Design ex2_1, start of the top module:
module ex2_1 (
	      input 		 clk, rst, validi,
	      input [31:0] 	 data_in,
	      output logic 	 valido, 
	      output logic [31:0] data_out
	      );
For scale: about 7300 cells after synthesis, ~170 flip-flops, ~68 I/O pins, roughly 60000 µm² of cells after synthesis.
Settings: LEC_CHECK=0, ABC_AREA=0, CAP_MARGIN=20, CELL_PAD_IN_SITES_GLOBAL_PLACEMENT=0, CORE_MARGIN=2, CORE_UTILIZATION=58, CTS_CLUSTER_DIAMETER=237, CTS_CLUSTER_SIZE=100, GPL_TIMING_DRIVEN=1, HOLD_SLACK_MARGIN=0.3, MIN_ROUTING_LAYER=met1, PLACE_DENSITY_LB_ADDON=0.3, SLEW_MARGIN=20, TNS_END_PERCENT=85; clock period 7.17 ns.
run.sh (not shown) runs the stock make flow with config.mk's settings and CLKGATE_MAP_FILE=.
The starting point finished with setup timing left.
Then changed:
ABC_AREA = not set   (was 0)
CELL_PAD_IN_SITES_GLOBAL_PLACEMENT = not set   (was 0)
CORE_UTILIZATION = 14   (was 58)
CTS_CLUSTER_DIAMETER = not set   (was 237)
CTS_CLUSTER_SIZE = not set   (was 100)
GPL_TIMING_DRIVEN = not set   (was 1)
HOLD_SLACK_MARGIN = not set   (was 0.3)
MIN_ROUTING_LAYER = not set   (was met1)
PLACE_DENSITY_LB_ADDON = not set   (was 0.3)
TNS_END_PERCENT = not set   (was 85)
clock period = 13.6 ns   (was 7.17 ns; I/O delays follow)
- Now the flow finished with timing, DRC and antenna clean
- non-clock buffer count fell by 772
- cell count increases by 39%
- utilization came out lower by 54 points
- routed wire length grows by 1.0%
- worst setup slack is better by 3.2 ns
Then changed:
CAP_MARGIN = 15   (was 20)
CORE_UTILIZATION = 71   (was 14)
SETUP_SLACK_MARGIN = -0.59   (was not set)
clock period = 8.13 ns   (was 13.6 ns; I/O delays follow)
=>
- With this change the flow completed and failed the layout checks on setup timing
- clock skew went down by 0.024 ns
- setup slack gets worse by 2.7 ns
- die area is lower by 80%
- synthesized area stays the same
- cell area climbs by 3.6%
- global-route usage grows by 38 points
- final cell count fell by 30%
- first-iteration DRC count is higher by 58%
- sequential share of layout area shrinks by 0.21 points
Then changed:
CAP_MARGIN = 20   (was 15)
CORE_UTILIZATION = 40   (was 71)
SETUP_SLACK_MARGIN = not set   (was -0.59)
clock period = 17.0 ns   (was 8.13 ns; I/O delays follow)
Outcome:
- This time the run produced a clean layout
- worst setup slack improved by 5.4 ns
- design area decreases by 10%
- core utilization decreases by 42 points
- synthesized cell count does not change
- routed wire length decreases by 9.8%
- hold slack got worse by 0.011 ns
- final cell count increases by 2.0%
- register-to-register slack improved by 7.7 ns
- global-route usage decreases by 23 points
- clock-buffer cell count decreases by 3


Starting RTL as in the previous note.
export LEC_CHECK = 0
export CAP_MARGIN = 20
export CORE_MARGIN = 2
export CORE_UTILIZATION = 72
export CTS_CLUSTER_DIAMETER = 353
export CTS_CLUSTER_SIZE = 21
export MAX_ROUTING_LAYER = met4
export SLEW_MARGIN = 20
export TNS_END_PERCENT = 5
create_clock -name core_clock -period 8.94 [get_ports {clk}]
The starting point finished with negative setup slack left.
Next try:
Settings changed: CORE_UTILIZATION 72 to 62, CTS_CLUSTER_DIAMETER 353 to unset, CTS_CLUSTER_SIZE 21 to unset, MAX_ROUTING_LAYER met4 to unset, TNS_END_PERCENT 5 to unset.
Clock period 8.94 ns to 12.9 ns, I/O delays scaled along.
Effect: Now the flow completed with no timing, DRC or antenna violations. Die size increases by about a fifth. Worst setup slack gains 1.4 ns. Hold slack loses 0.0036 ns. Synthesized area does not change. Clock skew increases by 0.0097 ns. Via count decreases by a few percent.
Next try:
Settings changed: CORE_UTILIZATION 62 to 40.
Clock period 12.9 ns to 10.0 ns, I/O delays scaled along.
What happened: Cell area rose by 5.2%; die area rose by about 54%; clock skew barely changes; cell count went up by 12%.
Next try:
Settings changed: CORE_ASPECT_RATIO set to 0.5, CORE_UTILIZATION 40 to 55, CTS_CLUSTER_DIAMETER set to 394, CTS_CLUSTER_SIZE set to 100, GPL_ROUTABILITY_DRIVEN set to 0, TNS_END_PERCENT set to 40.
=>
- cell count drops by 6.1%
- die area drops by 27%
- sequential cell count stays the same
- hold slack is worse by 0.013 ns
- setup slack is worse by 0.063 ns
- utilization climbs by 16 points
- area after synthesis is unchanged
- first-iteration DRC count climbs by 19%
- cell area drops by 1.0%


## north
ex2_1 again, from the RTL that the note above started with.
==> flow/design.v (excerpt) <==
module ex2_1 (
	      input 		 clk, rst, validi,
	      input [31:0] 	 data_in,
	      output logic 	 valido, 
	      output logic [31:0] data_out
	      );
export LEC_CHECK = 0
export CAP_MARGIN = 15
export CORE_ASPECT_RATIO = 0.5
export CORE_MARGIN = 2
export CORE_UTILIZATION = 72
export CTS_CLUSTER_DIAMETER = 376
export CTS_CLUSTER_SIZE = 97
export PLACE_DENSITY = 0.38
export SETUP_SLACK_MARGIN = -0.58
export SLEW_MARGIN = 20
export TNS_END_PERCENT = 40
create_clock -name core_clock -period 5.69 [get_ports {clk}]
The log for north ends in 5_1_grt with error GRT-0232, so the run never completed.
Setup changes, north to south
Settings: CTS_CLUSTER_SIZE: 97 -> unset; CORE_ASPECT_RATIO: 0.5 -> unset; CAP_MARGIN: 15 -> 20; TNS_END_PERCENT: 40 -> unset; SETUP_SLACK_MARGIN: -0.58 -> unset; PLACE_DENSITY: 0.38 -> unset; CORE_UTILIZATION: 72 -> 40; CTS_CLUSTER_DIAMETER: 376 -> unset; the clock period (ns, I/O delays scaled along): 5.69 -> 9.8.
## What came out
Relative to north, final HPWL from detailed placement has gone down in south.
south finished end to end and its layout was clean on timing, DRC and antenna.
Diff south and north: number of placed instances, taps included higher in south
Compared with north, south degrades die area.
Compared with north, south shows count of standard-cell rows higher by 67.
#### Input delta (east over south)
Settings: putting CTS_CLUSTER_DIAMETER at 394 where nothing was set; putting CTS_CLUSTER_SIZE at 100 where nothing was set; swapping 40 for 55 in CORE_UTILIZATION; putting TNS_END_PERCENT at 40 where nothing was set; swapping 9.8 for 10.0 in the clock period (ns, I/O delays scaled along).
## What came out
- Diff south -> east: starting utilization of the core area went up, routed wire length on met2 went down, cell count along the critical path went up, clock input transition at the sequential cells of the worst setup and hold paths did not really move.
- The worst setup margin reported for east is greater than that of south by 0.10 ns.
- Higher total non-filler cell area in the finished layout among south and east: south
- The die used by east is smaller than the one used by south.
- Compared with south, in east routed wire length moved down; hold slack level; number of buffers inserted for hold repair after clock tree synthesis level.
Here is what was changed in the inputs of west compared with east.
Settings: a deleted CTS_CLUSTER_SIZE that had been 100; a change of CORE_UTILIZATION from 55 to 66; an added MAX_ROUTING_LAYER of met4; a change of TNS_END_PERCENT from 40 to 5; a deleted CTS_CLUSTER_DIAMETER that had been 394; a change of the clock period (ns, I/O delays scaled along) from 10.0 to 8.94.
--- outcome ---
The final report for west shows a completed flow and a layout that fails verification, specifically negative setup slack.
Summary of the comparison: area added between synthesis and finish is higher in west, relative to east.
Relative to east, the number of well-tap cells placed measured on west has decreased by more than 10%.
From east to west the numbers moved as follows: fraction of the core area covered by cells at the end of the flow now sits higher, via count moved up, setup skew after layout +0.0032 ns, worst hold-check slack up 0.0054 ns.
Edits applied to the flow inputs when going from west to middle:
Settings: CORE_UTILIZATION now 72, was 66; CTS_CLUSTER_SIZE now 79, previously not set; CTS_CLUSTER_DIAMETER now 353, previously not set.
==> comparison <==
- The wire length on met1 in west is 1.06 times that in middle.
- Wire length (middle over west): decrease, about 1%
- Met2 usage in middle vs west: up 2.0 points
- Sort middle and west by non-clock buffer count asc -> top: middle
- middle ended with less width of the chip than west.
- west finished every stage; the final checks, however, were not passed, the failures being negative setup slack.
- Ran to the end and failed final checks on negative setup slack: middle.


The RTL this note starts from:
==> flow/design.v <==
module ex2_1 (
	      input 		 clk, rst, validi,
	      input [31:0] 	 data_in,
	      output logic 	 valido, 
	      output logic [31:0] data_out
	      );
   enum 			 {S0, S1, S2} state, next;
   logic [31:0]  		 a1, a2, a3;
   logic [31:0]			 counter;
   always_ff @(posedge clk or posedge rst) begin
      if (rst) begin
	 data_out <= 32'b0;
	 valido <= 1'b0;
	 state = S0;
	 counter = 0;
	 a1 = 0;
	 a2 = 0;
	 a3 = 0;
      end
      else begin
	 case (state)
	   S0: begin
	      if (validi) 
		  	begin
		  		a1 = data_in;
		  		a2 += data_in;
		  		a3 *= data_in;
		  		data_out <= a2;
		 		if(counter > 2 && (counter % 3 == 0)) 
					begin
	 	 				valido <= 1'b1;
		 			end
		 		next = S1;
		 		counter += 1;
		  	end
		  else 
		  	begin
		 		next = S0;
		 		counter = 0;
				valido <= 1'b0;
	      	end
	   end
	   S1: begin
	      if (validi) 
		  	begin
		 		a1 *= data_in;
		 		a2 = data_in;
		 		a3 += data_in;
		 		data_out <= a3;
		 		if(counter > 2 && (counter % 3 == 1)) 
					begin
	 	 				valido <= 1'b1;
		 			end
		 		next = S2;
		 		counter += 1;
			end	      
		  else 
		  	begin
				next = S0;
				counter = 0;
				valido <= 1'b0;
		  	end
	   end
	   S2: begin
	      if (validi) 
		  	begin
		 		a1 += data_in;
		 		a2 *= data_in;
		 		a3 = data_in;
		 		data_out <= a1;
		 		if(counter % 3 == 2) 
					begin
		 				valido <= 1'b1;
		  			end
	      		next = S0;
		  		counter += 1;
			end
		  else 
		  	begin
				next = S0;
		 		counter = 0;
				valido <= 1'b0;
			end
	   end
	 endcase
	 state = next;
      end
   end
endmodule
export LEC_CHECK = 0
export ABC_AREA = 1
export CAP_MARGIN = 20
export CORE_MARGIN = 2
export CORE_UTILIZATION = 72
export CTS_CLUSTER_DIAMETER = 119
export CTS_CLUSTER_SIZE = 10
export SETUP_SLACK_MARGIN = 0.81
export SLEW_MARGIN = 20
create_clock -name core_clock -period 2.85 [get_ports {clk}]
The baseline failed in global routing (5_1_grt).
Rerun with:
ABC_AREA = unset   (was 1)
PLACE_DENSITY_LB_ADDON = 0.0   (was unset)
SLEW_MARGIN = 40   (was 20)
Outcome: The new run did not get past global routing (5_1_grt), error GRT-0232. Area after synthesis climbs slightly. Synthesized cell count drops by a little under a tenth. Die size climbs slightly.


Setup of willow:
RTL: the design.v shown in full above, as it stands there.
Settings: LEC_CHECK=0, ABC_AREA=1, CAP_MARGIN=20, CORE_MARGIN=2, CORE_UTILIZATION=72, CTS_CLUSTER_DIAMETER=119, CTS_CLUSTER_SIZE=94, SETUP_SLACK_MARGIN=0.81, SLEW_MARGIN=40; clock period 2.85 ns.
FAIL willow @ global routing (5_1_grt): tool exited with error
The inputs of lagoon differ from those of willow as listed below.
- CTS_CLUSTER_DIAMETER: 119 -> unset
- CORE_UTILIZATION: 72 -> 34
- ABC_AREA: 1 -> unset
- SETUP_SLACK_MARGIN: 0.81 -> unset
- SLEW_MARGIN: 40 -> 20
- CTS_CLUSTER_SIZE: 94 -> unset
- the clock period (ns, I/O delays scaled along): 2.85 -> 9.8
==> comparison <==
Diff willow -> lagoon | overall chip area | increase of 110%. Re weighted congestion reported at the end of routability-driven placement: lagoon is 8.7% down on willow. Diff lagoon..willow | sequential fraction of the synthesis area | negligible. Looking across lagoon and willow, the single run that reached the end with no open violations was lagoon. willow | ERROR | global routing (5_1_grt). Number of buffers added for setup after CTS delta for lagoon relative to willow: 177 lower. Diff willow -> lagoon | simple-gate portion of the synthesized area | increase of 0.26 points.


Setup of ember:
RTL: the design.v shown in full above, as it stands there.
make LEC_CHECK=0 ABC_AREA=1 CAP_MARGIN=15 CELL_PAD_IN_SITES_GLOBAL_PLACEMENT=0 CORE_MARGIN=2 CORE_UTILIZATION=71 CTS_CLUSTER_DIAMETER=223 HOLD_SLACK_MARGIN=-0.1 MIN_ROUTING_LAYER=met1 SLEW_MARGIN=20 TNS_END_PERCENT=100 finish   # period 7.64 ns
From the logs: ember reached the end of the flow and failed the layout checks with setup timing.
[inputs] maple vs ember
Settings: HOLD_SLACK_MARGIN: -0.1 -> -0.09; MIN_ROUTING_LAYER: met1 -> unset; TNS_END_PERCENT: 100 -> unset; CELL_PAD_IN_SITES_GLOBAL_PLACEMENT: 0 -> unset; ABC_AREA: 1 -> 0; CTS_CLUSTER_DIAMETER: 223 -> 225; the clock period (ns, I/O delays scaled along): 7.64 -> 8.23.
- Every stage of maple finished as expected; the final checks, on the other hand, flagged setup timing, which means the layout fails.
- Wire length (higher): ember
- maple has more setup slack than ember.
- Number of global-route vias before repair delta for maple relative to ember: 7.1% lower
- Min non-clock buffer count across ember and maple: maple
Changes in yarrow relative to maple:
Settings: TNS_END_PERCENT now 5, previously not set; CORE_UTILIZATION now 72, was 71; PLACE_DENSITY now 0.65, previously not set; ABC_AREA now 1, was 0; SETUP_SLACK_MARGIN now 2.18, previously not set; the clock period (ns, I/O delays scaled along) now 7.69, was 8.23.
==> comparison <==
- Ran to the end and failed final checks on setup timing: yarrow.
- Level count of the clock H-tree delta (maple -> yarrow): insignificant
- Taking maple as the reference point, the relative area of non-clock buffer cells in the final design of yarrow falls by 0.25 points.
- Compared with maple, yarrow shows a lower average via count per standard cell.
- Relative area change from synthesis to final layout | yarrow above maple
- Of yarrow and maple, maple shows the higher die height, with yarrow below it.
- yarrow vs maple: accumulated negative setup slack down in yarrow
- Summary: least setup slack across all paths after layout, yarrow worse than maple
- In the reports for yarrow and maple, the smaller total number of placement rows belongs to yarrow.
Edits applied to the flow inputs when going from yarrow to nickel:
Settings: TNS_END_PERCENT removed (was 5); SETUP_SLACK_MARGIN removed (was 2.18); CAP_MARGIN changed from 15 to 20; HOLD_SLACK_MARGIN removed (was -0.09); PLACE_DENSITY removed (was 0.65); CORE_UTILIZATION changed from 72 to 66; CTS_CLUSTER_DIAMETER removed (was 225); ABC_AREA removed (was 1); the clock period (ns, I/O delays scaled along) changed from 7.69 to 13.6.
nickel finished every stage and its layout cleared the timing, DRC and antenna checks. yarrow reports its cell with the largest stage delay on the worst path as dfrtp_1 while nickel reports buf_4. Against yarrow, design area in nickel fell by more than 10%. Chip width grows by a few percent when moving from yarrow to nickel. Simple-gate area share of the yosys netlist: nickel vs yarrow up 0.26 points. Where worst hold slack is concerned, yarrow is better than nickel. Per the comparison of nickel with yarrow, post-place instance area now sits lower; final critical-path setup slack now sits higher; clock latency on the worst-skew pair now sits at about the same level. Chip area line of the yosys report was higher in nickel than in yarrow.
The following lists how fjord was set up differently from nickel:
Settings: setting ABC_AREA to 1 for the first time; setting CTS_CLUSTER_SIZE to 96 for the first time; setting PLACE_DENSITY to 0.39 for the first time; changing CORE_UTILIZATION from 66 to 68; changing the clock period (ns, I/O delays scaled along) from 13.6 to 6.03.
Findings:
Final checks on fjord, whose flow otherwise completed, came back failing, citing setup timing. Between fjord and nickel, the difference in clock-cell share of area is negligible. Measured against nickel, the total length of routed met3 wires of fjord comes out at 1.7 times the reference value. Total of plain and repair buffers excluding clock buffers (fjord vs. nickel) increases by more than 100%.
